<file path="config.mk">
export PLATFORM = sky130hd
export DESIGN_NAME = top
export DESIGN_NICKNAME = top
export VERILOG_FILES = /design/flow/design.v
export SDC_FILE = /design/flow/constraint.sdc
export NUM_CORES = 4
export LEC_CHECK = 0
export ABC_AREA = 1
export CAP_MARGIN = 20
export CORE_MARGIN = 2
export CORE_UTILIZATION = 72
export CTS_CLUSTER_DIAMETER = 383
export CTS_CLUSTER_SIZE = 98
export SLEW_MARGIN = 20
</file>
<file path="constraint.sdc">
create_clock -name core_clock -period 3.92 [get_ports {clk}]
set_input_delay 0.7840 -clock core_clock [delete_from_list [all_inputs] [get_ports {clk}]]
set_output_delay 0.7840 -clock core_clock [all_outputs]
set_load 0.01 [all_outputs]
</file>
<file path="design.v">
module values (
    input logic       clk,
    input logic       rst_n,       
    input logic       newframe,   
    input logic [5:0] pixel,       
    input logic [63:0] seed,       
    output logic [7:0] read_data,
    output logic [63:0] debug_grid  
);
    logic [63:0] current_state;
    logic [63:0] next_state;
    logic [31:0] frame_counter;    
    logic update_frame;            
    always_ff @(posedge clk) begin
        if (!rst_n) begin
            current_state <= seed;   
        end else if (newframe) begin
            current_state <= next_state;
        end
    end
    assign debug_grid = current_state;
always_comb begin 
    integer x_offset, y_offset;
    logic [5:0] neighbor_count[64];
    next_state = 64'b0;
    if (newframe) begin
        int neighbor_counter;
        logic [2:0] row;
        logic [2:0] col;
        logic is_alive;
        logic becomes_alive;
        for (int i = 0; i < 64; i++) begin
            neighbor_counter = 0;
            row = i / 8;  
            col = i % 8;   
            for (x_offset = -1; x_offset <= 1; x_offset = x_offset + 1) begin
                for (y_offset = -1; y_offset <= 1; y_offset = y_offset + 1) begin
                    if (!(x_offset == 0 && y_offset == 0)) begin
                        logic [5:0] neighbor_index;
                        logic [2:0] new_row, new_col;
                        if ((row + x_offset >= 0) && (row + x_offset < 8) &&
                            (col + y_offset >= 0) && (col + y_offset < 8)) begin
                            new_row = row + x_offset;
                            new_col = col + y_offset;
                            neighbor_index = new_row * 8 + new_col;
                            if (current_state[neighbor_index]) begin
                                neighbor_counter = neighbor_counter + 1;
                            end
                        end
                        else begin
                            neighbor_index =0;
                            new_row = 0;
                            new_col = 0;
                        end
                    end
                end
            end
            is_alive = current_state[i];
            becomes_alive = (is_alive && (neighbor_counter == 2 || neighbor_counter == 3)) ||
                (!is_alive && (neighbor_counter == 3));
            next_state[i] = becomes_alive;
        end
    end
    else begin
        next_state = current_state;  
        x_offset = 0;
        y_offset = 0;
    end
end
always_comb begin
    if (current_state[pixel]) begin
        read_data = 8'hFF;  
    end else begin
        read_data = 8'h00;  
    end
end
endmodule
module ws2812b(
    input logic clk, 
    input logic rst_n,
    input logic serial_in, 
    input logic transmit, 
    output logic ws2812b_out, 
    output logic shift
);
    localparam IDLE = 1'b0;  
    localparam TRANSMITTING = 1'b1;
    localparam T0_CYCLE_COUNT = 4'd5;
    localparam T1_CYCLE_COUNT = 4'd10;
    localparam MAX_CYCLE_COUNT = 4'd15;
    logic state;
    logic [3:0] cycle_count;
    logic bit_being_sent;
    always_ff @(posedge clk) begin
        if (!rst_n) begin
            state <= IDLE;
            cycle_count <= 4'd0;
            bit_being_sent <= 1'b0;
        end else
        unique case (state)
            IDLE:
                if (transmit == 1'b1) begin
                    state <= TRANSMITTING;  
                    cycle_count <= 4'd0;  
                    bit_being_sent <= serial_in;
                end
            TRANSMITTING:  
                if (transmit == 1'b0) begin
                    state <= IDLE;  
                end
                else if (cycle_count == MAX_CYCLE_COUNT - 1) begin  
                    cycle_count <= 4'd0;
                    bit_being_sent <= serial_in;
                end
                else begin
                    cycle_count <= cycle_count + 1;
                end
        endcase
    end
    always_comb begin
        if (state == TRANSMITTING)
            if (bit_being_sent == 1'b0)  
                ws2812b_out = (cycle_count < T0_CYCLE_COUNT);  
            else
                ws2812b_out = (cycle_count < T1_CYCLE_COUNT);  
        else
            ws2812b_out = 1'b0;  
    end
    assign shift = (state == TRANSMITTING) && (cycle_count == 4'd0);  
endmodule
module controller (
    input logic clk, 
    input logic rst_n,
    output logic load_sreg, 
    output logic transmit_pixel, 
    output logic [5:0] pixel, 
    output logic newframe
);
    localparam TRANSMIT_FRAME       = 1'b0;
    localparam IDLE                 = 1'b1;
    localparam [2:0] READ_CH_VALS   = 3'b001;
    localparam [2:0] LOAD_SREG      = 3'b010;
    localparam [2:0] TRANSMIT_PIXEL = 3'b100;
    localparam [8:0] TRANSMIT_CYCLES    = 9'd360;        
    localparam [19:0] IDLE_CYCLES       = 20'd3600;      
    logic state;
    logic next_state;
    logic [2:0] transmit_phase;
    logic [2:0] next_transmit_phase;
    logic [5:0] pixel_counter;
    logic [5:0] frame_counter;  
    logic [8:0] transmit_counter;
    logic [19:0] idle_counter;
    logic transmit_pixel_done;
    logic idle_done;
    assign transmit_pixel_done = (transmit_counter == TRANSMIT_CYCLES - 1);
    assign idle_done = (idle_counter == IDLE_CYCLES - 1);
    always_ff @(posedge clk) begin
        if (!rst_n) begin
            state <= TRANSMIT_FRAME;
            transmit_phase <= READ_CH_VALS;
        end else begin
            state <= next_state;
            transmit_phase <= next_transmit_phase;
        end
    end
    always_comb begin
        next_state = 1'bx;
        unique case (state)
            TRANSMIT_FRAME:
                if ((pixel_counter == 6'd0) && (transmit_pixel_done))
                    next_state = IDLE;
                else
                    next_state = TRANSMIT_FRAME;
            IDLE:
                if (idle_done)
                    next_state = TRANSMIT_FRAME;
                else
                    next_state = IDLE;
        endcase
    end
    always_comb begin
        next_transmit_phase = READ_CH_VALS;
        if (state == TRANSMIT_FRAME) begin
            case (transmit_phase)
                READ_CH_VALS:
                    next_transmit_phase = LOAD_SREG;
                LOAD_SREG:
                    next_transmit_phase = TRANSMIT_PIXEL;
                TRANSMIT_PIXEL:
                    next_transmit_phase = transmit_pixel_done ? READ_CH_VALS : TRANSMIT_PIXEL;
            endcase
        end
    end
    always_ff @(posedge clk) begin
        if (!rst_n) begin
            pixel_counter <= 6'd63;
        end else if ((state == TRANSMIT_FRAME) && transmit_pixel_done) begin
            pixel_counter <= pixel_counter - 1;
        end
    end
    always_ff @(posedge clk) begin
        if (!rst_n) begin
            newframe <= 1'b0;
            frame_counter <= 6'd0;
        end else if (idle_done) begin
            if (frame_counter == 6'd1) begin
                newframe <= 1'b1;
                frame_counter <= 6'd0;
            end else begin
                newframe <= 1'b0;
                frame_counter <= frame_counter + 6'd1;
            end
        end else begin
            newframe <= 1'b0;
        end
    end
    always_ff @(posedge clk) begin
        if (!rst_n) begin
            transmit_counter <= 9'd0;
        end else if (transmit_phase == TRANSMIT_PIXEL) begin
            transmit_counter <= transmit_counter + 1;
        end
        else begin
            transmit_counter <= 9'd0;
        end
    end
    always_ff @(posedge clk) begin
        if (!rst_n) begin
            idle_counter <= 20'd0;
        end else if (state == IDLE) begin
            idle_counter <= idle_counter + 1;
        end
        else begin
            idle_counter <= 20'd0;
        end
    end
    assign pixel = pixel_counter;
    assign load_sreg = (transmit_phase == LOAD_SREG);
    assign transmit_pixel = (transmit_phase == TRANSMIT_PIXEL);
endmodule
module top(
    input logic     clk, 
    input logic     SW, 
    input logic     BOOT, 
    input logic [63:0] seed,
    output logic    _48b, 
    output logic    _45a
);
    logic [7:0] read_data;
    logic [5:0] pixel;
    logic newframe; 
    logic [23:0] shift_reg;  
    logic load_sreg;
    logic transmit_pixel;
    logic shift; 
    logic ws2812b_out;
    logic [63:0] pixel_control;
    logic [63:0] next_pixel_control;  
    logic [5:0] pixel_index;  
    logic [1:0] flipper;  
    values u1 (
        .clk         (clk), 
        .rst_n       (SW),  
        .newframe    (newframe), 
        .pixel        (pixel),
        .seed        (seed),
        .read_data     (read_data),
        .debug_grid  ()
    );
    ws2812b u4 (  
        .clk            (clk), 
        .rst_n          (SW),
        .serial_in      (shift_reg[23]),  
        .transmit       (transmit_pixel),  
        .ws2812b_out    (ws2812b_out), 
        .shift          (shift)
    );
    controller u5 (
        .clk            (clk), 
        .rst_n          (SW),
        .load_sreg      (load_sreg), 
        .transmit_pixel (transmit_pixel), 
        .pixel          (pixel),  
        .newframe          (newframe)  
    );
    always_ff @(posedge clk) begin
        if (!SW) begin
            flipper = 2'b00;
            shift_reg <= 24'd0;
        end else begin
        if(newframe) begin
            flipper = flipper + 1;
            if (flipper == 2'b11) begin
                flipper = 2'b00;
            end
        end
        if (load_sreg) begin  
            unique case (flipper)
                2'b00:
                    shift_reg <= { read_data, 16'd0 };
                2'b01:
                    shift_reg <= { 8'd0, read_data, 8'd0 };
                2'b10:
                    shift_reg <= { 16'd0, read_data };
                2'b11:  
                    shift_reg <= { 16'd0, read_data };
            endcase
        end
        else if (shift) begin
            shift_reg <= { shift_reg[22:0], 1'b0 }; 
        end
        end
    end
    assign _48b = ws2812b_out;  
    assign _45a = ~ws2812b_out;  
endmodule
</file>
<file path="run.sh">
#!/bin/bash
# the make line also repeats each setting of config.mk as NAME=value (left out here)
make -C /OpenROAD-flow-scripts/flow DESIGN_CONFIG=/design/flow/config.mk WORK_HOME=/design/flow/orfs CLKGATE_MAP_FILE= finish
</file>
==> results of run 1 <==
[repair_timing]
action / CTS
setup endpoints to repair: 36
buffers inserted: 513
gates resized: 251
pin swaps: 277
[per-layer routing]
metal  global-route usage (%)  GRT overflow
met1                     82.5             2
met3                     75.5             1
met2                     95.9            23
met4                     81.7            22
met5                     56.9             0
[per-stage QoR]
step | hold WS (ns) | worst slack [ns] | setup TNS [ns] | cell area (µm²)
floorplan | 0.394 | -0.127 | -1.02 | 30600
global placement | 0.411 | -0.164 | -0.947 | 33400
detailed placement | 0.410 | -0.203 | -3.37 | 33400
CTS | 0.421 | -0.136 | -0.674 | 38800
==> results.py, run 1 <==
# Generated from Yosys and OpenROAD reports
metrics = {
    "clock_network": {
        "clockBufferDepth": 2,
        "postCtsHoldBufs": 0,
        "h-tree-depth": 4,
        "cts_root_buf": "clkbuf_16",
        "cts.sinks": 142,
        "cts-buffers-inserted": 17,
    },
    "logic_synthesis": {
        "ff_type": "dfxtp_1",
        "synth-simple-area-share_pct": 48.4,
        "synth_top_area_share_pct": 26.2,
        "synth_cell_types": 52,
        "syn_avg_cell_area_um2": 5.55,
        "ys_sh_mux_pct": 0,
        "ys_cells": 5293,
        "synth-edff-count": 64,
        "common_cells": "nand2_1, inv_1, nand3_1, ha_1, nor2_1",
        "top_area_cell": "nand2_1",
        "ys_ff": 142,
        "mappedNetlistArea_mm2": 0.0294,
        "yosysWarnings": 4,
        "yosysMostFrequentCell": "nand2_1",
        "synth_nets": 5712,
        "area_leaders": "nand2_1, ha_1, nand3_1, inv_1, edfxtp_1",
        "synth_seq_share_pct": 11.9,
        "yosysChipArea_mm2": 0.0294,
        "adder_share_pct": 15.1,
        "synth_cells": 5293,
        "ys_top_logic_family": "simple AND/OR/NAND/NOR gates",
        "ys_sh_xor_pct": 2.95,
        "ys_sh_aoi_pct": 8.27,
        "synthArstFlopShare_pct": 0,
    },
    "place": {
        "dp_hpwl_mm": 59.5,
        "port_buffers": 67,
        "place_congestion": 0.905,
        "dp.cells": 6076,
    },
    "floorplan": {
        "core_mm2": 0.0406,
        "initial_core_util_pct": 72.4,
        "io_pins": 69,
        "chipArea_mm2": 0.0424,
        "die_h_um": 206,
        "die_width_um": 206,
        "placementRows": 74,
    },
    "outcome": {
        "status": "stopped before the end",
        "stop_stage": "5_1_grt",
        "tool.error": "[ERROR GRT-0116] Global routing finished with congestion. Check the congestion regions in the DRC Viewer.",
    },
    "grt": {
        "grtUsageTotal_pct": 83.9,
        "grt_overflow": 48,
    },
}
==> run 2, diff against run 1 <==
ABC_AREA = unset   (was 1)
CORE_ASPECT_RATIO = 0.9   (was unset)
CTS_CLUSTER_DIAMETER = unset   (was 383)
CTS_CLUSTER_SIZE = 80   (was 98)
PLACE_DENSITY_LB_ADDON = 0.04   (was unset)
SETUP_SLACK_MARGIN = 0.87   (was unset)
clock period = 4.74 ns   (was 3.92 ns; I/O delays follow)
==> run 2 against run 1 <==
Effect of this change:
- the run again fails in 5_1_grt
- synthesized cell count fell by 37%
- synthesized area is 9.9% lower
- die area is 9.7% lower
==> results.py, run 2 <==
# Generated from Yosys and OpenROAD reports
metrics = {
    "clock_network": {
        "h-tree-depth": 4,
        "cts-buffers-inserted": 17,
        "clockBufferDepth": 2,
        "cts_root_buf": "clkbuf_16",
        "cts.sinks": 142,
    },
    "place": {
        "port_buffers": 67,
        "placed_cell_area_mm2": 0.0296,
        "place_congestion": 0.887,
        "dp_hpwl_mm": 51.9,
    },
    "floorplan": {
        "initial_core_util_pct": 73.2,
        "chipArea_mm2": 0.0383,
        "core_mm2": 0.0362,
        "die_h_um": 186,
        "die_width_um": 206,
        "io_pins": 69,
        "placementRows": 66,
    },
    "logic_synthesis": {
        "synth-simple-area-share_pct": 19.5,
        "synth_seq_share_pct": 13.2,
        "syn_avg_cell_area_um2": 7.91,
        "synth_nets": 3766,
        "synth-edff-count": 64,
        "adder_share_pct": 16.8,
        "top_area_cell": "ha_1",
        "ys_sh_aoi_pct": 17.5,
        "ff_type": "dfxtp_1",
        "ys_ff": 142,
        "ys_cells": 3347,
        "synth_cell_types": 99,
        "area_leaders": "ha_1, xnor2_1, edfxtp_1, xor2_1, dfxtp_1",
        "synth_top_area_share_pct": 16.5,
        "mappedNetlistArea_mm2": 0.0265,
        "yosysWarnings": 4,
        "ys_sh_xor_pct": 20.5,
        "common_cells": "nand2_1, ha_1, xnor2_1, nor2_1, xor2_1",
        "yosysChipArea_mm2": 0.0265,
        "ys_sh_mux_pct": 6.39,
        "synth_cells": 3347,
        "synthArstFlopShare_pct": 0,
        "yosysMostFrequentCell": "nand2_1",
        "ys_top_logic_family": "XOR/XNOR gates",
    },
    "grt": {
        "grtUsageTotal_pct": 78.7,
        "grt_overflow": 11,
    },
    "outcome": {
        "tool.error": "[ERROR GRT-0116] Global routing finished with congestion. Check the congestion regions in the DRC Viewer.",
        "status": "stopped before the end",
        "stop_stage": "5_1_grt",
    },
}
## run 2: stage by stage
stage	instances	setup slack, ns	util (%)
4_1_cts	4191	0.372	96.4
3_5_place_dp	3819	0.0593	81.9
3_3_place_gp	3819	0.241	81.9
2_1_floorplan	3347	0.299	-
## run 2: metal layers
metal / GRT overflow / GRT usage [%]
met2: 7 / 93.4
met1: 0 / 78.8
met3: 0 / 67.2
met4: 4 / 73.7
met5: 0 / 43.7
## run 2: what timing repair did
action                                 4_1_cts
buffers inserted                           339
endpoints found under the hold margin        0
resized                                    411
setup endpoints to repair                   36
cloned                                       1
pin swaps                                  254
hold buffers                                 0
==> run 3, diff against run 2 <==
CORE_ASPECT_RATIO = unset   (was 0.9)
CTS_CLUSTER_SIZE = unset   (was 80)
clock period = 5.49 ns   (was 4.74 ns; I/O delays follow)
==> run 3 against run 2 <==
Effect of this change:
- now clean on timing, DRC and antenna
- synthesized area is the same
- die area is essentially flat
- synthesized cell count is the same
==> results.py, run 3 <==
# Synthesis and PnR figures
metrics = {
    "logic_synthesis": {
        "ys_sh_mux_pct": 6.39,
        "synth_cell_types": 99,
        "top_area_cell": "ha_1",
        "synth_seq_share_pct": 13.2,
        "ff_type": "dfxtp_1",
        "ys_sh_aoi_pct": 17.5,
        "synth-edff-count": 64,
        "synthArstFlopShare_pct": 0,
        "synth_top_area_share_pct": 16.5,
        "synth_nets": 3766,
        "area_leaders": "ha_1, xnor2_1, edfxtp_1, xor2_1, dfxtp_1",
        "ys_sh_xor_pct": 20.5,
        "yosysWarnings": 4,
        "adder_share_pct": 16.8,
        "ys_ff": 142,
        "synth_cells": 3347,
        "yosysMostFrequentCell": "nand2_1",
        "mappedNetlistArea_mm2": 0.0265,
        "ys_cells": 3347,
        "synth-simple-area-share_pct": 19.5,
        "yosysChipArea_mm2": 0.0265,
        "syn_avg_cell_area_um2": 7.91,
        "ys_top_logic_family": "XOR/XNOR gates",
        "common_cells": "nand2_1, ha_1, xnor2_1, nor2_1, xor2_1",
    },
    "clock_network": {
        "clock_latency_ns": 0.48,
        "clockBufferDepth": 2,
        "postCtsHoldBufs": 0,
        "h-tree-depth": 4,
        "cts-buffers-inserted": 17,
        "clk_pin_slew_ns": 0.08,
        "cts.sinks": 142,
        "cts_root_buf": "clkbuf_16",
        "cts_tree": "done",
    },
    "timing": {
        "finalWorstSetupSlack_ns": 0.708,
        "hold_violations": 0,
        "timing.slew.headroom_pct": 26.8,
        "fmax_mhz": 209,
        "rsz0062_at_grt": "yes",
        "tns_ns": 0,
        "finalSetupViolCount": 0,
        "holdWs_ns": 0.429,
        "finalCritPeriodShare_pct": 87.1,
        "worstMarginPinSlew_ns": 1.10,
        "fin_worst_skew_ns": 0.0222,
        "maxSlewViolCount": 0,
        "fin_crit_ns": 4.78,
    },
    "setup_path": {
        "worstSetupStartpointType": "register",
        "cp.depth": 21,
        "startpoint": "u1.current_state[36]$_DFFE_PP_",
        "r2r-end": "u1.current_state[45]$_DFFE_PP_",
        "critPathBufInv": 2,
        "slowest_stage": "edfxtp_1",
        "critPathMaxFanout": 4,
        "rrSetupSlack_ns": 0.71,
        "cp_slowest_stage_delay_ns": 0.49,
        "critical_path_class": "reg2reg",
        "path_cells": "buf_12 > ha_1 > nor2b_4 > or2_2 > ha_1 > nand2b_4 > o31ai_4 > inv_2 > ha_4 > nand2_1 > o21ai_2 > ha_1 > mux2_4 > ha_1 > nand2_2 > a21bo_2 > ha_1 > nand2_1 > a21oi_2 > a31oi_1 > o41ai_1",
        "required_ns": 5.77,
        "worstSetupEndpoint": "u1.current_state[45]$_DFFE_PP_",
        "r2r_cells": 21,
        "crit_top_cell": "ha_1",
        "r2r-start": "u1.current_state[36]$_DFFE_PP_",
        "cpLargestDelayFamily": "adder cells",
        "arrival_ns": 5.06,
        "endpoint_kind": "register",
    },
    "detailed_routing": {
        "drt_drc_violations_left": 0,
        "wire_per_inst_um": 20.4,
        "wirelength_mm": 81.1,
        "vias_per_cell": 6.76,
        "first_pass_iters": 8,
        "drtIter0Drc": 2424,
        "n_antenna_cell": 0,
        "drtAntennaViolNets": 0,
        "dr_total_vias": 26900,
    },
    "finish": {
        "utilization_pct": 85.5,
        "fin_nets": 3907,
        "synthToLayoutAreaGrowth_pct": 17.7,
    },
    "grt": {
        "grt_pass1_vias": 24600,
        "grt_pass1_wl_mm": 113,
        "grtUsageTotal_pct": 35.2,
        "grt_max_degree": 63,
        "grt_antenna_before_repair": 1,
        "grt_overflow": 0,
    },
    "outcome": {
        "status": "no timing/DRC/antenna violations",
    },
    "hold_path": {
        "hold_depth": 2,
        "hold_class": "reg2reg",
        "hold_start": "u5.transmit_phase[0]$_DFF_P_",
        "min_to": "u5.transmit_phase[2]$_DFF_P_",
    },
    "floorplan": {
        "initial_core_util_pct": 72.6,
        "die_width_um": 196,
        "chipArea_mm2": 0.0383,
        "io_pins": 69,
        "core_mm2": 0.0364,
        "die_h_um": 196,
        "placementRows": 70,
    },
    "job": {
        "cap_violations": 0,
        "tool_warnings": 89,
    },
    "place": {
        "place_congestion": 0.895,
        "pre_cts_slack_ns": 0.579,
        "port_buffers": 67,
        "dp_hpwl_mm": 47.7,
    },
}
## run 3: final cells by class
class                           count  area (µm²)
Multi-Input combinational cell   2816       22600
Fill cell                        2026        5290
Sequential cell                   142        3480
Timing Repair Buffer              302        3030
Inverter                          209         866
Tap cell                          468         586
Clock buffer                       17         425
Clock inverter                     15         191
## run 3: repair_timing
item	4_1_cts	5_1_grt
endpoints found under the setup margin	27	35
cloned	2	13
pin swaps	15	65
gates resized	70	281
buffers inserted	36	121
## run 3: metal layers
layer / GRT usage [%] / routed length [µm] / vias to the layer above / part of all wire [%]
met2: 64.9 / 39400 / 1502 / 49
met3: 4.02 / 6600 / 516 / 8.1
li1: - / - / 12200 / -
met5: 0 / 13 / - / 0.016
met4: 15.9 / 5160 / 2 / 6.4
met1: 40.8 / 29900 / 12600 / 37
## run 3: per-stage QoR
| stage | instance area (µm²) | cells |
|---|---|---|
| 5_1_grt | 31100 | 3969 |
| 4_1_cts | 28600 | 3835 |
| 3_3_place_gp | 27400 | 3765 |
| 2_1_floorplan | 26500 | 3347 |
| 3_5_place_dp | 27400 | 3765 |
| 6_report | 31100 | 3969 |
==> run 4, diff against run 3 <==
CTS_CLUSTER_SIZE = 35   (was unset)
PLACE_DENSITY_LB_ADDON = 0.0   (was 0.04)
SETUP_SLACK_MARGIN = 1.18   (was 0.87)
TNS_END_PERCENT = 5   (was unset)
clock period = 4.25 ns   (was 5.49 ns; I/O delays follow)
==> run 4 against run 3 <==
Effect of this change:
- the layout now fails its checks (negative setup slack)
- sequential cell count unchanged
- final cell count increased by 5.9%
- hold slack improved by 0.018 ns
- die area unchanged
- wire length increased by 30%
- register-to-register slack got worse by 1.3 ns
- critical path depth decreased by 2
- via count increased by 15%
- non-clock buffer count increased by 232
- largest cell class unchanged
- highest routed layer unchanged
==> results.py, run 4 <==
# Synthesis and PnR figures
metrics = {
    "logic_synthesis": {
        "adder_share_pct": 16.8,
        "yosysWarnings": 4,
        "yosysChipArea_mm2": 0.0265,
        "ys_sh_mux_pct": 6.39,
        "ys_top_logic_family": "XOR/XNOR gates",
        "synth-simple-area-share_pct": 19.5,
        "ff_type": "dfxtp_1",
        "synth_top_area_share_pct": 16.5,
        "synth_seq_share_pct": 13.2,
        "top_area_cell": "ha_1",
        "common_cells": "nand2_1, ha_1, xnor2_1, nor2_1, xor2_1",
        "ys_cells": 3347,
        "ys_ff": 142,
        "synth_cell_types": 99,
        "mappedNetlistArea_mm2": 0.0265,
        "ys_sh_aoi_pct": 17.5,
        "yosysMostFrequentCell": "nand2_1",
        "syn_avg_cell_area_um2": 7.91,
        "synth_cells": 3347,
        "area_leaders": "ha_1, xnor2_1, edfxtp_1, xor2_1, dfxtp_1",
        "synth-edff-count": 64,
        "synthArstFlopShare_pct": 0,
        "synth_nets": 3766,
        "ys_sh_xor_pct": 20.5,
    },
    "timing": {
        "timing.slew.headroom_pct": 4.99,
        "finalWorstSetupSlack_ns": -0.543,
        "finalCritPeriodShare_pct": 113,
        "maxSlewViolCount": 0,
        "holdWs_ns": 0.447,
        "worstMarginPinSlew_ns": 1.41,
        "fin_worst_skew_ns": 0.0455,
        "tns_ns": -7.29,
        "fin_crit_ns": 4.79,
        "fmax_mhz": 209,
        "hold_violations": 0,
        "finalSetupViolCount": 36,
        "rsz0062_at_grt": "yes",
    },
    "clock_network": {
        "cts.sinks": 142,
        "postCtsHoldBufs": 0,
        "cts_tree": "done",
        "clk_pin_slew_ns": 0.12,
        "cts_root_buf": "clkbuf_16",
        "h-tree-depth": 4,
        "clock_latency_ns": 0.53,
        "clockBufferDepth": 2,
        "cts-buffers-inserted": 17,
    },
    "setup_path": {
        "cp_slowest_stage_delay_ns": 0.49,
        "worstSetupEndpoint": "u1.current_state[36]$_DFFE_PP_",
        "r2r_cells": 19,
        "slowest_stage": "edfxtp_1",
        "rrSetupSlack_ns": -0.54,
        "critPathBufInv": 3,
        "arrival_ns": 5.11,
        "cpLargestDelayFamily": "adder cells",
        "path_cells": "buf_6 > buf_8 > and2_4 > nor2_4 > ha_4 > nand2_1 > o31ai_2 > ha_1 > mux2_4 > ha_1 > a221o_1 > ha_2 > mux2i_1 > inv_1 > ha_2 > xor2_1 > a22o_1 > o2111ai_1 > o32ai_1",
        "critical_path_class": "reg2reg",
        "critPathMaxFanout": 10,
        "startpoint": "u1.current_state[29]$_DFFE_PP_",
        "cp.depth": 19,
        "endpoint_kind": "register",
        "required_ns": 4.56,
        "r2r-start": "u1.current_state[29]$_DFFE_PP_",
        "r2r-end": "u1.current_state[36]$_DFFE_PP_",
        "worstSetupStartpointType": "register",
    },
    "grt": {
        "met1_usage_pct": 44.6,
        "grt_pass1_wl_mm": 128,
        "grt_antenna_before_repair": 7,
        "busiest_layer": "met2",
        "grtUsageTotal_pct": 40.0,
        "grt_overflow": 0,
        "grt_pass1_vias": 27700,
        "grtUsageMet3_pct": 5.78,
        "grtUsageMet2_pct": 71.6,
        "grt_max_degree": 65,
    },
    "floorplan": {
        "io_pins": 69,
        "core_mm2": 0.0364,
        "die_width_um": 196,
        "chipArea_mm2": 0.0383,
        "placementRows": 70,
        "initial_core_util_pct": 72.6,
        "die_h_um": 196,
    },
    "hold_path": {
        "min_to": "u5.transmit_phase[2]$_DFF_P_",
        "hold_class": "reg2reg",
        "hold_depth": 2,
        "hold_start": "u5.transmit_phase[0]$_DFF_P_",
    },
    "place": {
        "place_congestion": 0.917,
        "placed_cell_area_mm2": 0.0295,
        "port_buffers": 67,
        "dp_hpwl_mm": 53.0,
        "pre_cts_slack_ns": -0.330,
    },
    "job": {
        "tool_warnings": 89,
        "cap_violations": 0,
    },
    "finish": {
        "utilization_pct": 93.0,
        "fin_nets": 4139,
        "final_cell_area_mm2": 0.0339,
        "synthToLayoutAreaGrowth_pct": 28.1,
    },
    "detailed_routing": {
        "wire_per_inst_um": 25.2,
        "wirelength_mm": 106,
        "vias_per_cell": 7.37,
        "dr_total_vias": 31000,
        "first_pass_iters": 9,
        "drtAntennaViolNets": 0,
        "drtIter0Drc": 4696,
        "drt_drc_violations_left": 0,
    },
    "outcome": {
        "violatedChecks": "negative setup slack",
        "status": "finished with violations",
    },
}
run 4: layout make-up:
type,instances,area [µm²]
multi-input combinational,2816,24000
timing repair buffer,534,4400
sequential,142,3480
fill,1272,2540
inverter,209,836
tap,468,586
clock buffer,18,450
clock inverter,13,138
antenna,3,7.51
run 4: repair_timing:
item	CTS	global route
pin swaps	84	188
resized	176	349
endpoints found under the setup margin	42	53
buffers inserted	74	92
run 4: per-stage QoR:
| step | instances |
|---|---|
| finish | 4203 |
| global route | 4200 |
| CTS | 4108 |
| detailed placement | 4003 |
| global placement | 4003 |
| floorplan | 3347 |
run 4: metal layers:
metal  wire length (µm)  vias up
met2              46900     3006
met5                 42        -
met4              11500        4
met3              13800     1271
met1              33500    14000
li1                   -    12700
==> run 5, diff against run 4 <==
CORE_UTILIZATION = 40   (was 72)
CTS_CLUSTER_SIZE = unset   (was 35)
PLACE_DENSITY_LB_ADDON = unset   (was 0.0)
SETUP_SLACK_MARGIN = unset   (was 1.18)
TNS_END_PERCENT = unset   (was 5)
clock period = 6.33 ns   (was 4.25 ns; I/O delays follow)
==> run 5 against run 4 <==
Effect of this change:
- via count down 26%
- largest cell class unchanged
- non-clock buffer count is 412 lower
- critical endpoint is now u1.current_state[49]$_DFFE_PP_
- register-to-register slack improved by 1.6 ns
- synthesized cell count unchanged
- now clean on timing, DRC and antenna
- final cell count decreased by 0.43%
- setup slack improved by 1.6 ns
- core utilization down 50 points
- hold slack worse by 0.033 ns
- cell area down 16%
==> results.py, run 5 <==
# Synthesis and PnR figures
metrics = {
    "outcome": {
        "status": "no timing/DRC/antenna violations",
    },
    "timing": {
        "finalWorstSetupSlack_ns": 1.06,
        "fin_crit_ns": 5.27,
        "worstMarginPinSlew_ns": 0.988,
        "finalCritPeriodShare_pct": 83.3,
        "finalSetupViolCount": 0,
        "rsz0062_at_grt": "no",
        "fin_worst_skew_ns": 0.0210,
        "maxSlewViolCount": 0,
        "tns_ns": 0,
        "hold_violations": 0,
        "timing.slew.headroom_pct": 34.2,
        "holdWs_ns": 0.414,
        "fmax_mhz": 190,
    },
    "setup_path": {
        "cpLargestDelayFamily": "adder cells",
        "rrSetupSlack_ns": 1.06,
        "startpoint": "u1.current_state[40]$_DFFE_PP_",
        "cp.depth": 22,
        "critPathMaxFanout": 17,
        "critPathBufInv": 4,
        "arrival_ns": 5.62,
        "r2r-start": "u1.current_state[40]$_DFFE_PP_",
        "endpoint_kind": "register",
        "critical_path_class": "reg2reg",
        "slowest_stage": "ha_1",
        "worstSetupEndpoint": "u1.current_state[49]$_DFFE_PP_",
        "crit_top_cell": "ha_1",
        "r2r-end": "u1.current_state[49]$_DFFE_PP_",
        "worstSetupStartpointType": "register",
        "cp_slowest_stage_delay_ns": 0.54,
        "r2r_cells": 22,
        "path_cells": "buf_4 > clkinv_1 > ha_1 > xor2_4 > ha_1 > nand2_1 > o31ai_1 > ha_1 > nand2b_1 > nand2_1 > inv_1 > ha_1 > a22o_1 > ha_1 > mux2i_1 > inv_1 > ha_1 > nand2_1 > a221o_1 > o31a_1 > a2111oi_2 > a2bb2oi_1",
        "required_ns": 6.68,
    },
    "detailed_routing": {
        "first_pass_iters": 7,
        "wire_per_inst_um": 15.5,
        "drtIter0Drc": 1170,
        "dr_total_vias": 23000,
        "vias_per_cell": 5.49,
        "drt_drc_violations_left": 0,
        "n_antenna_cell": 0,
        "drtAntennaViolNets": 0,
        "wirelength_mm": 64.9,
    },
    "grt": {
        "grt_pass1_vias": 21400,
        "grtUsageTotal_pct": 19.1,
        "grt_overflow": 0,
        "grt_pass1_wl_mm": 107,
        "grt_antenna_before_repair": 0,
        "grt_max_degree": 116,
    },
    "logic_synthesis": {
        "synth-edff-count": 64,
        "yosysChipArea_mm2": 0.0265,
        "ys_sh_aoi_pct": 17.5,
        "synth_nets": 3766,
        "area_leaders": "ha_1, xnor2_1, edfxtp_1, xor2_1, dfxtp_1",
        "synthArstFlopShare_pct": 0,
        "synth_cell_types": 99,
        "ys_sh_xor_pct": 20.5,
        "synth_top_area_share_pct": 16.5,
        "adder_share_pct": 16.8,
        "common_cells": "nand2_1, ha_1, xnor2_1, nor2_1, xor2_1",
        "ys_cells": 3347,
        "yosysMostFrequentCell": "nand2_1",
        "ys_top_logic_family": "XOR/XNOR gates",
        "yosysWarnings": 4,
        "ys_sh_mux_pct": 6.39,
        "mappedNetlistArea_mm2": 0.0265,
        "ff_type": "dfxtp_1",
        "synth_cells": 3347,
        "synth-simple-area-share_pct": 19.5,
        "top_area_cell": "ha_1",
        "ys_ff": 142,
        "synth_seq_share_pct": 13.2,
        "syn_avg_cell_area_um2": 7.91,
    },
    "clock_network": {
        "postCtsHoldBufs": 0,
        "cts_root_buf": "clkbuf_16",
        "clock_latency_ns": 0.50,
        "cts-buffers-inserted": 17,
        "clockBufferDepth": 2,
        "cts_setup_buffers": 0,
        "clk_pin_slew_ns": 0.08,
        "cts.sinks": 142,
        "h-tree-depth": 4,
        "cts_tree": "done",
        "cts_resized": 0,
    },
    "floorplan": {
        "io_pins": 69,
        "core_mm2": 0.0656,
        "initial_core_util_pct": 40.3,
        "die_h_um": 261,
        "placementRows": 94,
        "die_width_um": 261,
        "chipArea_mm2": 0.0682,
    },
    "finish": {
        "synthToLayoutAreaGrowth_pct": 7.38,
        "layout.cells.non_filler": 4185,
        "fin_nets": 3727,
        "final_cell_area_mm2": 0.0284,
        "utilization_pct": 43.3,
    },
    "hold_path": {
        "hold_depth": 2,
        "min_to": "u5.transmit_phase[2]$_DFF_P_",
        "hold_start": "u5.transmit_phase[0]$_DFF_P_",
        "hold_class": "reg2reg",
    },
    "job": {
        "cap_violations": 0,
        "tool_warnings": 88,
    },
    "place": {
        "placed_cell_area_mm2": 0.0278,
        "pre_cts_slack_ns": 1.04,
        "place_congestion": 0.810,
        "dp.cells": 4153,
        "port_buffers": 67,
        "dp_hpwl_mm": 46.1,
    },
}
## run 5: cell type report
| type | instances | area, µm² |
|---|---|---|
| Fill cell | 6612 | 37200 |
| Multi-Input combinational cell | 2816 | 21400 |
| Timing Repair Buffer | 122 | 1090 |
| Tap cell | 864 | 1080 |
| Sequential cell | 142 | 3480 |
| Clock inverter | 15 | 194 |
| Clock buffer | 17 | 425 |
| Inverter | 209 | 785 |
## run 5: per-layer routing
metal / vias up / wire length, µm / track usage [%]
met1: 10700 / 31500 / 25.2
met4: 0 / 967 / 4.53
li1: 11900 / - / -
met5: - / 0 / 0
met2: 330 / 30500 / 33.3
met3: 50 / 2000 / 2.14
==> run 6, diff against run 5 <==
CORE_UTILIZATION = 72   (was 40)
CTS_CLUSTER_DIAMETER = 28   (was unset)
MAX_ROUTING_LAYER = met4   (was unset)
PLACE_DENSITY_LB_ADDON = 0.07   (was unset)
SETUP_SLACK_MARGIN = 1.24   (was unset)
clock period = 4.96 ns   (was 6.33 ns; I/O delays follow)
==> run 6 against run 5 <==
Effect of this change:
- the flow now stops in 5_1_grt
- die area down 44%
- synthesized area unchanged
- synthesized cell count stayed put
==> results.py, run 6 <==
# Generated from Yosys and OpenROAD reports
metrics = {
    "logic_synthesis": {
        "synth-simple-area-share_pct": 19.5,
        "synth_nets": 3766,
        "ys_sh_xor_pct": 20.5,
        "syn_avg_cell_area_um2": 7.91,
        "top_area_cell": "ha_1",
        "synthArstFlopShare_pct": 0,
        "ys_sh_aoi_pct": 17.5,
        "synth_top_area_share_pct": 16.5,
        "mappedNetlistArea_mm2": 0.0265,
        "adder_share_pct": 16.8,
        "synth_cell_types": 99,
        "synth-edff-count": 64,
        "common_cells": "nand2_1, ha_1, xnor2_1, nor2_1, xor2_1",
        "yosysWarnings": 4,
        "ys_sh_mux_pct": 6.39,
        "area_leaders": "ha_1, xnor2_1, edfxtp_1, xor2_1, dfxtp_1",
        "yosysMostFrequentCell": "nand2_1",
        "synth_seq_share_pct": 13.2,
        "ys_cells": 3347,
        "yosysChipArea_mm2": 0.0265,
        "ff_type": "dfxtp_1",
        "ys_ff": 142,
        "synth_cells": 3347,
        "ys_top_logic_family": "XOR/XNOR gates",
    },
    "grt": {
        "grt_overflow": 683,
        "grtUsageTotal_pct": 91.1,
    },
    "outcome": {
        "stop_stage": "5_1_grt",
        "status": "stopped before the end",
        "tool.error": "[ERROR GRT-0232] Routing congestion too high. Check the congestion heatmap in the GUI.",
    },
    "floorplan": {
        "initial_core_util_pct": 72.6,
        "placementRows": 70,
        "die_width_um": 196,
        "io_pins": 69,
        "die_h_um": 196,
        "core_mm2": 0.0364,
        "chipArea_mm2": 0.0383,
    },
    "clock_network": {
        "cts-buffers-inserted": 17,
        "cts.sinks": 142,
        "clockBufferDepth": 2,
        "h-tree-depth": 4,
        "cts_root_buf": "clkbuf_16",
        "postCtsHoldBufs": 0,
    },
    "place": {
        "port_buffers": 67,
        "place_congestion": 0.896,
        "dp_hpwl_mm": 51.9,
    },
}
==> run 6: stage by stage <==
step	worst slack [ns]	instance area, µm²	util (%)	instances
after detailed placement	0.267	29400	80.6	3781
after CTS	0.489	35000	96.1	4163
after floorplan	0.519	28700	-	3347
after global placement	0.422	29400	80.6	3781
==> run 6: timing repair <==
item | in CTS
hold endpoints to repair | 0
setup buffers | 345
cloned | 6
endpoints found under the setup margin | 36
pin swaps | 224
gates resized | 447
==> run 6: routing by layer <==
metal / global-route usage [%] / overflow
met5: - / -
met4: 97.2 / 211
met3: 75.9 / 13
met2: 104 / 433
met1: 88.1 / 26
==> run 7, diff against run 6 <==
CTS_CLUSTER_DIAMETER = unset   (was 28)
CTS_CLUSTER_SIZE = 79   (was unset)
PLACE_DENSITY_LB_ADDON = 0.04   (was 0.07)
SETUP_SLACK_MARGIN = 0.87   (was 1.24)
clock period = 5.24 ns   (was 4.96 ns; I/O delays follow)
==> run 7 against run 6 <==
Effect of this change:
- the flow again stops in 5_1_grt
- die area is the same
- synthesized cell count is the same
- synthesized area is the same
==> results.py, run 7 <==
# Generated from Yosys and OpenROAD reports
metrics = {
    "outcome": {
        "status": "stopped before the end",
        "stop_stage": "5_1_grt",
    },
    "clock_network": {
        "cts-buffers-inserted": 17,
        "h-tree-depth": 4,
        "cts.sinks": 142,
        "clockBufferDepth": 2,
        "cts_root_buf": "clkbuf_16",
    },
    "floorplan": {
        "die_width_um": 196,
        "placementRows": 70,
        "initial_core_util_pct": 72.6,
        "io_pins": 69,
        "core_mm2": 0.0364,
        "chipArea_mm2": 0.0383,
        "die_h_um": 196,
    },
    "place": {
        "port_buffers": 67,
        "dp_hpwl_mm": 49.0,
        "placed_cell_area_mm2": 0.0277,
        "dp.cells": 3766,
        "place_congestion": 0.893,
        "pre_cts_slack_ns": 0.400,
    },
    "logic_synthesis": {
        "mappedNetlistArea_mm2": 0.0265,
        "ys_sh_xor_pct": 20.5,
        "synth-edff-count": 64,
        "ys_sh_mux_pct": 6.39,
        "ys_sh_aoi_pct": 17.5,
        "yosysWarnings": 4,
        "synth_nets": 3766,
        "adder_share_pct": 16.8,
        "common_cells": "nand2_1, ha_1, xnor2_1, nor2_1, xor2_1",
        "syn_avg_cell_area_um2": 7.91,
        "synthArstFlopShare_pct": 0,
        "synth_cell_types": 99,
        "synth-simple-area-share_pct": 19.5,
        "ff_type": "dfxtp_1",
        "area_leaders": "ha_1, xnor2_1, edfxtp_1, xor2_1, dfxtp_1",
        "yosysChipArea_mm2": 0.0265,
        "ys_top_logic_family": "XOR/XNOR gates",
        "top_area_cell": "ha_1",
        "ys_cells": 3347,
        "ys_ff": 142,
        "synth_top_area_share_pct": 16.5,
        "synth_seq_share_pct": 13.2,
        "synth_cells": 3347,
        "yosysMostFrequentCell": "nand2_1",
    },
}
## run 7: what timing repair did
action / 4_1_cts
resized: 223
setup endpoints to repair: 36
hold buffers: 0
setup buffers: 126
pin swaps: 66
gates cloned: 9
==> run 8, diff against run 7 <==
CELL_PAD_IN_SITES_DETAIL_PLACEMENT = 0   (was unset)
CORE_ASPECT_RATIO = 1.56   (was unset)
CTS_CLUSTER_SIZE = 29   (was 79)
GPL_TIMING_DRIVEN = 1   (was unset)
MAX_ROUTING_LAYER = unset   (was met4)
MIN_ROUTING_LAYER = met1   (was unset)
PLACE_DENSITY = 0.67   (was unset)
PLACE_DENSITY_LB_ADDON = unset   (was 0.04)
SETUP_SLACK_MARGIN = 2.26   (was 0.87)
SLEW_MARGIN = 0   (was 20)
clock period = 7.77 ns   (was 5.24 ns; I/O delays follow)
==> run 8 against run 7 <==
Effect of this change:
- the run now finishes clean
- synthesized cell count unchanged
- die area is 0.10% higher
- synthesized area unchanged
==> results.py, run 8 <==
# Synthesis and PnR figures
metrics = {
    "outcome": {
        "status": "no timing/DRC/antenna violations",
    },
    "logic_synthesis": {
        "ys_sh_mux_pct": 6.39,
        "synth_top_area_share_pct": 16.5,
        "synth_cell_types": 99,
        "synth_cells": 3347,
        "top_area_cell": "ha_1",
        "yosysChipArea_mm2": 0.0265,
        "synth-simple-area-share_pct": 19.5,
        "ys_sh_aoi_pct": 17.5,
        "ys_ff": 142,
        "common_cells": "nand2_1, ha_1, xnor2_1, nor2_1, xor2_1",
        "synthArstFlopShare_pct": 0,
        "area_leaders": "ha_1, xnor2_1, edfxtp_1, xor2_1, dfxtp_1",
        "ys_top_logic_family": "XOR/XNOR gates",
        "ys_sh_xor_pct": 20.5,
        "synth_nets": 3766,
        "ys_cells": 3347,
        "yosysWarnings": 4,
        "synth_seq_share_pct": 13.2,
        "adder_share_pct": 16.8,
        "synth-edff-count": 64,
        "mappedNetlistArea_mm2": 0.0265,
        "syn_avg_cell_area_um2": 7.91,
        "yosysMostFrequentCell": "nand2_1",
        "ff_type": "dfxtp_1",
    },
    "timing": {
        "fin_crit_ns": 5.42,
        "fmax_mhz": 185,
        "tns_ns": 0,
        "timing.slew.headroom_pct": 43.2,
        "rsz0062_at_grt": "yes",
        "maxSlewViolCount": 0,
        "fin_worst_skew_ns": 0.0237,
        "finalSetupViolCount": 0,
        "hold_violations": 0,
        "holdWs_ns": 0.417,
        "worstMarginPinSlew_ns": 0.852,
        "finalCritPeriodShare_pct": 69.7,
    },
    "place": {
        "dp_hpwl_mm": 47.7,
        "placed_cell_area_mm2": 0.0272,
        "port_buffers": 67,
        "place_congestion": 0.873,
    },
    "hold_path": {
        "min_to": "u5.transmit_phase[2]$_DFF_P_",
        "hold_depth": 2,
        "hold_class": "reg2reg",
        "hold_start": "u5.transmit_phase[0]$_DFF_P_",
    },
    "setup_path": {
        "startpoint": "u1.current_state[3]$_DFFE_PP_",
        "cpLargestDelayFamily": "adder cells",
        "arrival_ns": 5.70,
        "r2r-start": "u1.current_state[3]$_DFFE_PP_",
        "r2r_cells": 22,
        "critPathBufInv": 4,
        "crit_top_cell": "ha_1",
        "r2r-end": "u1.current_state[11]$_DFFE_PP_",
        "path_cells": "inv_1 > ha_1 > xnor2_2 > inv_1 > ha_1 > nand2_1 > o31ai_1 > ha_1 > o21ai_0 > inv_1 > ha_1 > nand2_1 > a21boi_1 > inv_1 > ha_1 > nor2_1 > a21oi_1 > ha_1 > nand3b_1 > a211oi_1 > o22ai_1 > o32ai_1",
        "rrSetupSlack_ns": 2.35,
        "endpoint_kind": "register",
        "cp.depth": 22,
        "critical_path_class": "reg2reg",
        "slowest_stage": "edfxtp_1",
        "worstSetupStartpointType": "register",
        "worstSetupEndpoint": "u1.current_state[11]$_DFFE_PP_",
        "critPathMaxFanout": 12,
        "required_ns": 8.05,
        "cp_slowest_stage_delay_ns": 0.62,
    },
    "job": {
        "cap_violations": 0,
        "tool_warnings": 89,
    },
    "finish": {
        "final_cell_area_mm2": 0.0280,
        "synthToLayoutAreaGrowth_pct": 5.81,
        "fin_nets": 3732,
    },
    "floorplan": {
        "initial_core_util_pct": 73.0,
        "io_pins": 69,
        "die_h_um": 243,
        "chipArea_mm2": 0.0383,
        "die_width_um": 157,
        "core_mm2": 0.0362,
        "placementRows": 87,
    },
    "grt": {
        "grt_overflow": 0,
        "grtUsageTotal_pct": 34.9,
        "grt_max_degree": 72,
        "grt_pass1_wl_mm": 111,
        "grt_pass1_vias": 24800,
        "grt_antenna_before_repair": 0,
    },
    "detailed_routing": {
        "drt_drc_violations_left": 0,
        "drtIter0Drc": 1399,
        "vias_per_cell": 6.42,
        "wire_per_inst_um": 17.7,
        "wirelength_mm": 67.4,
        "first_pass_iters": 6,
        "drtAntennaViolNets": 0,
        "n_antenna_cell": 0,
        "dr_total_vias": 24500,
    },
    "clock_network": {
        "cts-buffers-inserted": 17,
        "h-tree-depth": 4,
        "cts_root_buf": "clkbuf_16",
        "clk_pin_slew_ns": 0.09,
        "clockBufferDepth": 2,
        "cts.sinks": 142,
        "clock_latency_ns": 0.46,
        "cts_tree": "done",
    },
}
==> run 8: per-stage QoR <==
| stage | instances | worst slack [ns] | utilization [%] |
|---|---|---|---|
| detailed placement | 3764 | 1.85 | 75.1 |
| CTS | 3798 | 2.27 | 76.7 |
| global placement | 3764 | 2.13 | 75.1 |
| finish | 3815 | 2.35 | 77.2 |
| global route | 3815 | 1.98 | 77.2 |
| floorplan | 3347 | 2.95 | - |
==> run 8: cell type report <==
| cell class | instances | area, µm² |
|---|---|---|
| inverters | 209 | 796 |
| clock buffers | 18 | 429 |
| multi-input cells | 2816 | 21400 |
| fillers | 2766 | 8250 |
| clock inverters | 14 | 159 |
| flip-flops and latches | 142 | 3480 |
| well taps | 489 | 612 |
| repair buffers | 127 | 1150 |
==> run 8: layer usage <==
layer  vias to the layer above  global-route usage [%]  share of wire [%]
met2                       729                    64.8                 52
met3                       259                    4.55                4.6
li1                      11900                       -                  -
met4                         0                    21.8                5.4
met5                         -                       0                  0
met1                     11700                    36.3                 38
==> run 8: repair_timing <==
action                                  4_1_cts  5_1_grt
endpoints found under the setup margin        3       10
gates resized                                 0        9
setup buffers                                 2       16
pin swaps                                     0        0
hold buffers                                  0        0
endpoints found under the hold margin         0        0
==> run 9, diff against run 8 <==
CELL_PAD_IN_SITES_DETAIL_PLACEMENT = unset   (was 0)
CORE_ASPECT_RATIO = unset   (was 1.56)
CTS_CLUSTER_DIAMETER = 388   (was unset)
CTS_CLUSTER_SIZE = unset   (was 29)
GPL_TIMING_DRIVEN = unset   (was 1)
HOLD_SLACK_MARGIN = 0.29   (was unset)
MIN_ROUTING_LAYER = unset   (was met1)
PLACE_DENSITY = 0.65   (was 0.67)
SETUP_SLACK_MARGIN = -0.29   (was 2.26)
SLEW_MARGIN = 20   (was 0)
TNS_END_PERCENT = 5   (was unset)
clock period = 4.02 ns   (was 7.77 ns; I/O delays follow)
==> run 9 against run 8 <==
Effect of this change:
- synthesized cell count stayed put
- non-clock buffer count grew 482
- core utilization is 13 points higher
- highest routed layer unchanged
- fmax increased by 17%
- hold slack better by 0.0049 ns
- via count increased by 17%
- the layout now fails its checks (negative setup slack)
- largest cell class unchanged
- global-route usage is 5.6 points higher
==> results.py, run 9 <==
# Synthesis and PnR figures
metrics = {
    "logic_synthesis": {
        "top_area_cell": "ha_1",
        "synth_top_area_share_pct": 16.5,
        "area_leaders": "ha_1, xnor2_1, edfxtp_1, xor2_1, dfxtp_1",
        "synth_cells": 3347,
        "synth_nets": 3766,
        "syn_avg_cell_area_um2": 7.91,
        "ys_cells": 3347,
        "yosysWarnings": 4,
        "synth-simple-area-share_pct": 19.5,
        "synthArstFlopShare_pct": 0,
        "synth_seq_share_pct": 13.2,
        "ys_ff": 142,
        "mappedNetlistArea_mm2": 0.0265,
        "adder_share_pct": 16.8,
        "ys_sh_aoi_pct": 17.5,
        "ys_top_logic_family": "XOR/XNOR gates",
        "ff_type": "dfxtp_1",
        "ys_sh_mux_pct": 6.39,
        "ys_sh_xor_pct": 20.5,
        "synth-edff-count": 64,
        "common_cells": "nand2_1, ha_1, xnor2_1, nor2_1, xor2_1",
        "yosysMostFrequentCell": "nand2_1",
        "synth_cell_types": 99,
        "yosysChipArea_mm2": 0.0265,
    },
    "setup_path": {
        "r2r-start": "u1.current_state[18]$_DFFE_PP_",
        "critical_path_class": "reg2reg",
        "required_ns": 4.32,
        "r2r-end": "u1.current_state[26]$_DFFE_PP_",
        "startpoint": "u1.current_state[18]$_DFFE_PP_",
        "r2r_cells": 17,
        "worstSetupEndpoint": "u1.current_state[26]$_DFFE_PP_",
        "path_cells": "inv_2 > ha_1 > xor2_1 > ha_1 > nand2_1 > o31ai_1 > ha_1 > mux2_2 > ha_1 > a221o_1 > ha_1 > mux2_2 > ha_1 > o221ai_1 > a21oi_1 > o21ai_0 > o31ai_1",
        "worstSetupStartpointType": "register",
        "critPathMaxFanout": 4,
        "slowest_stage": "edfxtp_1",
        "endpoint_kind": "register",
        "cp_slowest_stage_delay_ns": 0.48,
        "arrival_ns": 4.91,
        "cpLargestDelayFamily": "adder cells",
        "critPathBufInv": 1,
        "rrSetupSlack_ns": -0.59,
        "crit_top_cell": "ha_1",
        "cp.depth": 17,
    },
    "grt": {
        "grt_max_degree": 48,
        "grt_pass1_vias": 28300,
        "grt_pass1_wl_mm": 129,
        "grt_antenna_before_repair": 0,
        "grtUsageTotal_pct": 40.4,
        "grt_overflow": 0,
    },
    "floorplan": {
        "chipArea_mm2": 0.0383,
        "die_h_um": 196,
        "initial_core_util_pct": 72.6,
        "core_mm2": 0.0364,
        "io_pins": 69,
        "die_width_um": 196,
        "placementRows": 70,
    },
    "place": {
        "dp.cells": 4201,
        "placed_cell_area_mm2": 0.0308,
        "port_buffers": 67,
        "place_congestion": 0.924,
        "pre_cts_slack_ns": -0.517,
        "dp_hpwl_mm": 56.3,
    },
    "detailed_routing": {
        "wirelength_mm": 86.7,
        "n_antenna_cell": 0,
        "drtAntennaViolNets": 0,
        "wire_per_inst_um": 20.3,
        "drt_drc_violations_left": 0,
        "vias_per_cell": 6.70,
        "dr_total_vias": 28700,
        "first_pass_iters": 8,
        "drtIter0Drc": 2781,
    },
    "timing": {
        "fmax_mhz": 217,
        "fin_worst_skew_ns": 0.0199,
        "maxSlewViolCount": 0,
        "tns_ns": -12.46,
        "finalSetupViolCount": 36,
        "holdWs_ns": 0.421,
        "finalWorstSetupSlack_ns": -0.592,
        "worstMarginPinSlew_ns": 0.862,
        "fin_crit_ns": 4.61,
        "timing.slew.headroom_pct": 42.4,
        "hold_violations": 0,
        "finalCritPeriodShare_pct": 115,
        "rsz0062_at_grt": "yes",
    },
    "clock_network": {
        "cts.sinks": 142,
        "cts_root_buf": "clkbuf_16",
        "clock_latency_ns": 0.49,
        "h-tree-depth": 4,
        "cts_tree": "done",
        "cts-buffers-inserted": 17,
        "postCtsHoldBufs": 0,
        "clockBufferDepth": 2,
        "clk_pin_slew_ns": 0.09,
    },
    "finish": {
        "fin_nets": 4214,
        "final_cell_area_mm2": 0.0328,
        "utilization_pct": 90.1,
        "synthToLayoutAreaGrowth_pct": 24.0,
        "layout.cells.non_filler": 4276,
    },
    "hold_path": {
        "hold_depth": 2,
        "hold_class": "reg2reg",
        "hold_start": "u5.transmit_phase[0]$_DFF_P_",
        "min_to": "u5.transmit_phase[2]$_DFF_P_",
    },
    "job": {
        "tool_warnings": 91,
        "cap_violations": 0,
    },
    "outcome": {
        "violatedChecks": "negative setup slack",
        "status": "finished with violations",
    },
}
## run 9: routing by layer
| metal | vias up | global-route usage (%) | wire length (µm) |
|---|---|---|---|
| met2 | 1815 | 73.7 | 42500 |
| met3 | 623 | 6.15 | 7600 |
| met5 | - | 0 | 0 |
| met4 | 0 | 24.5 | 6030 |
| li1 | 12800 | - | - |
| met1 | 13400 | 44.4 | 30600 |
## run 9: repair_timing
action | CTS | global route
gates resized | 75 | 151
setup endpoints to repair | 24 | 36
buffers inserted | 17 | 29
pin swaps | 23 | 70
hold endpoints to repair | 0 | 0
## run 9: cell type report
cell class,count,area (µm²)
Multi-Input combinational cell,2816,22500
Timing Repair Buffer,609,4820
Fill cell,1677,3610
Sequential cell,142,3480
Inverter,209,808
Tap cell,468,586
Clock buffer,17,425
Clock inverter,15,169
==> run 10, diff against run 9 <==
CAP_MARGIN = 25   (was 20)
CELL_PAD_IN_SITES_DETAIL_PLACEMENT = 0   (was unset)
CELL_PAD_IN_SITES_GLOBAL_PLACEMENT = 2   (was unset)
CORE_ASPECT_RATIO = 0.5   (was unset)
CORE_UTILIZATION = 40   (was 72)
CTS_CLUSTER_DIAMETER = 205   (was 388)
CTS_CLUSTER_SIZE = 96   (was unset)
GPL_ROUTABILITY_DRIVEN = 0   (was unset)
GPL_TIMING_DRIVEN = 1   (was unset)
HOLD_SLACK_MARGIN = 0.3   (was 0.29)
MIN_ROUTING_LAYER = met1   (was unset)
PLACE_DENSITY = unset   (was 0.65)
SETUP_SLACK_MARGIN = -0.58   (was -0.29)
SLEW_MARGIN = 0   (was 20)
TNS_END_PERCENT = 20   (was 5)
clock period = 6.04 ns   (was 4.02 ns; I/O delays follow)
==> run 10 against run 9 <==
Effect of this change:
- now clean on timing, DRC and antenna
- critical path depth up 2
- clock skew down 0.0042 ns
- synthesized cell count unchanged
- register-to-register slack better by 1.4 ns
==> results.py, run 10 <==
# Synthesis and PnR figures
metrics = {
    "outcome": {
        "status": "no timing/DRC/antenna violations",
    },
    "setup_path": {
        "r2r_cells": 19,
        "r2r-end": "u1.current_state[29]$_DFFE_PP_",
        "path_cells": "clkinv_1 > ha_1 > xor2_1 > ha_1 > and2_1 > a21o_1 > ha_1 > nor2_1 > nor2_1 > ha_1 > nand2_1 > nand2_1 > ha_1 > nor2_1 > a31oi_1 > nand4_1 > nor2_1 > mux2i_1 > o41ai_1",
        "worstSetupStartpointType": "register",
        "arrival_ns": 5.48,
        "crit_top_cell": "ha_1",
        "cp.depth": 19,
        "critPathBufInv": 1,
        "slowest_stage": "edfxtp_1",
        "critPathMaxFanout": 16,
        "startpoint": "u1.current_state[20]$_DFFE_PP_",
        "cpLargestDelayFamily": "adder cells",
        "endpoint_kind": "register",
        "required_ns": 6.32,
        "rrSetupSlack_ns": 0.85,
        "worstSetupEndpoint": "u1.current_state[29]$_DFFE_PP_",
        "r2r-start": "u1.current_state[20]$_DFFE_PP_",
        "critical_path_class": "reg2reg",
        "cp_slowest_stage_delay_ns": 0.85,
    },
    "floorplan": {
        "chipArea_mm2": 0.0684,
        "placementRows": 66,
        "die_width_um": 368,
        "io_pins": 69,
        "die_h_um": 186,
        "initial_core_util_pct": 40.6,
        "core_mm2": 0.0652,
    },
    "clock_network": {
        "clock_latency_ns": 0.49,
        "cts_root_buf": "clkbuf_16",
        "cts-buffers-inserted": 17,
        "postCtsHoldBufs": 0,
        "cts_setup_buffers": 0,
        "clk_pin_slew_ns": 0.08,
        "cts_resized": 0,
        "h-tree-depth": 4,
        "cts.sinks": 142,
        "cts_tree": "done",
        "clockBufferDepth": 2,
    },
    "logic_synthesis": {
        "ys_sh_aoi_pct": 17.5,
        "synth_seq_share_pct": 13.2,
        "common_cells": "nand2_1, ha_1, xnor2_1, nor2_1, xor2_1",
        "area_leaders": "ha_1, xnor2_1, edfxtp_1, xor2_1, dfxtp_1",
        "ys_sh_mux_pct": 6.39,
        "synth_cell_types": 99,
        "synth-simple-area-share_pct": 19.5,
        "synth_cells": 3347,
        "synth-edff-count": 64,
        "syn_avg_cell_area_um2": 7.91,
        "ys_sh_xor_pct": 20.5,
        "ff_type": "dfxtp_1",
        "yosysMostFrequentCell": "nand2_1",
        "synth_nets": 3766,
        "synthArstFlopShare_pct": 0,
        "yosysWarnings": 4,
        "synth_top_area_share_pct": 16.5,
        "top_area_cell": "ha_1",
        "yosysChipArea_mm2": 0.0265,
        "adder_share_pct": 16.8,
        "ys_top_logic_family": "XOR/XNOR gates",
        "ys_ff": 142,
        "ys_cells": 3347,
        "mappedNetlistArea_mm2": 0.0265,
    },
    "grt": {
        "grt_antenna_before_repair": 1,
        "grt_pass1_wl_mm": 116,
        "grtUsageTotal_pct": 21.0,
        "grt_max_degree": 70,
        "grt_pass1_vias": 21800,
        "grt_overflow": 0,
    },
    "detailed_routing": {
        "routed.top_layer": "met4",
        "drtIter0Drc": 1173,
        "drt_drc_violations_left": 0,
        "n_antenna_cell": 0,
        "wl_met3_mm": 2.00,
        "wire_per_inst_um": 16.8,
        "wl_met1_mm": 36.9,
        "route.met2.wl_mm": 31.5,
        "dr_total_vias": 22900,
        "drtAntennaViolNets": 0,
        "vias_per_cell": 5.42,
        "wirelength_mm": 71.0,
        "first_pass_iters": 8,
    },
    "timing": {
        "tns_ns": 0,
        "holdWs_ns": 0.410,
        "fmax_mhz": 193,
        "finalSetupViolCount": 0,
        "hold_violations": 0,
        "rsz0062_at_grt": "no",
        "worstMarginPinSlew_ns": 1.00,
        "fin_crit_ns": 5.19,
        "fin_worst_skew_ns": 0.0158,
        "maxSlewViolCount": 0,
        "timing.slew.headroom_pct": 33.2,
        "finalCritPeriodShare_pct": 86.0,
    },
    "finish": {
        "fin_nets": 3736,
        "synthToLayoutAreaGrowth_pct": 7.63,
        "utilization_pct": 43.7,
        "layout.cells.non_filler": 4214,
    },
    "hold_path": {
        "min_to": "u5.transmit_phase[2]$_DFF_P_",
        "hold_depth": 2,
        "hold_start": "u5.transmit_phase[0]$_DFF_P_",
        "hold_class": "reg2reg",
    },
    "job": {
        "cap_violations": 0,
        "tool_warnings": 88,
    },
    "place": {
        "dp.cells": 4182,
        "port_buffers": 67,
        "dp_hpwl_mm": 50.7,
    },
}
-- run 10: per-stage QoR --
stage          instance area [µm²]  worst slack, ns
2_1_floorplan                26500             1.22
3_3_place_gp                 27900            0.902
3_5_place_dp                 27900            0.904
4_1_cts                      28500            0.878
5_1_grt                      28500            0.344
6_report                     28500            0.848
-- run 10: cell type report --
type	count	area, µm²
fillers	6609	36800
multi-input cells	2816	21400
flip-flops and latches	142	3480
repair buffers	131	1160
well taps	884	1110
inverters	209	785
clock buffers	21	503
clock inverters	11	90.1
-- run 10: metal layers --
| layer | track usage, % | up-vias |
|---|---|---|
| met5 | 0 | - |
| met4 | 3.22 | 0 |
| met3 | 2.71 | 32 |
| met2 | 35.4 | 212 |
| met1 | 29.3 | 10700 |
| li1 | - | 11900 |
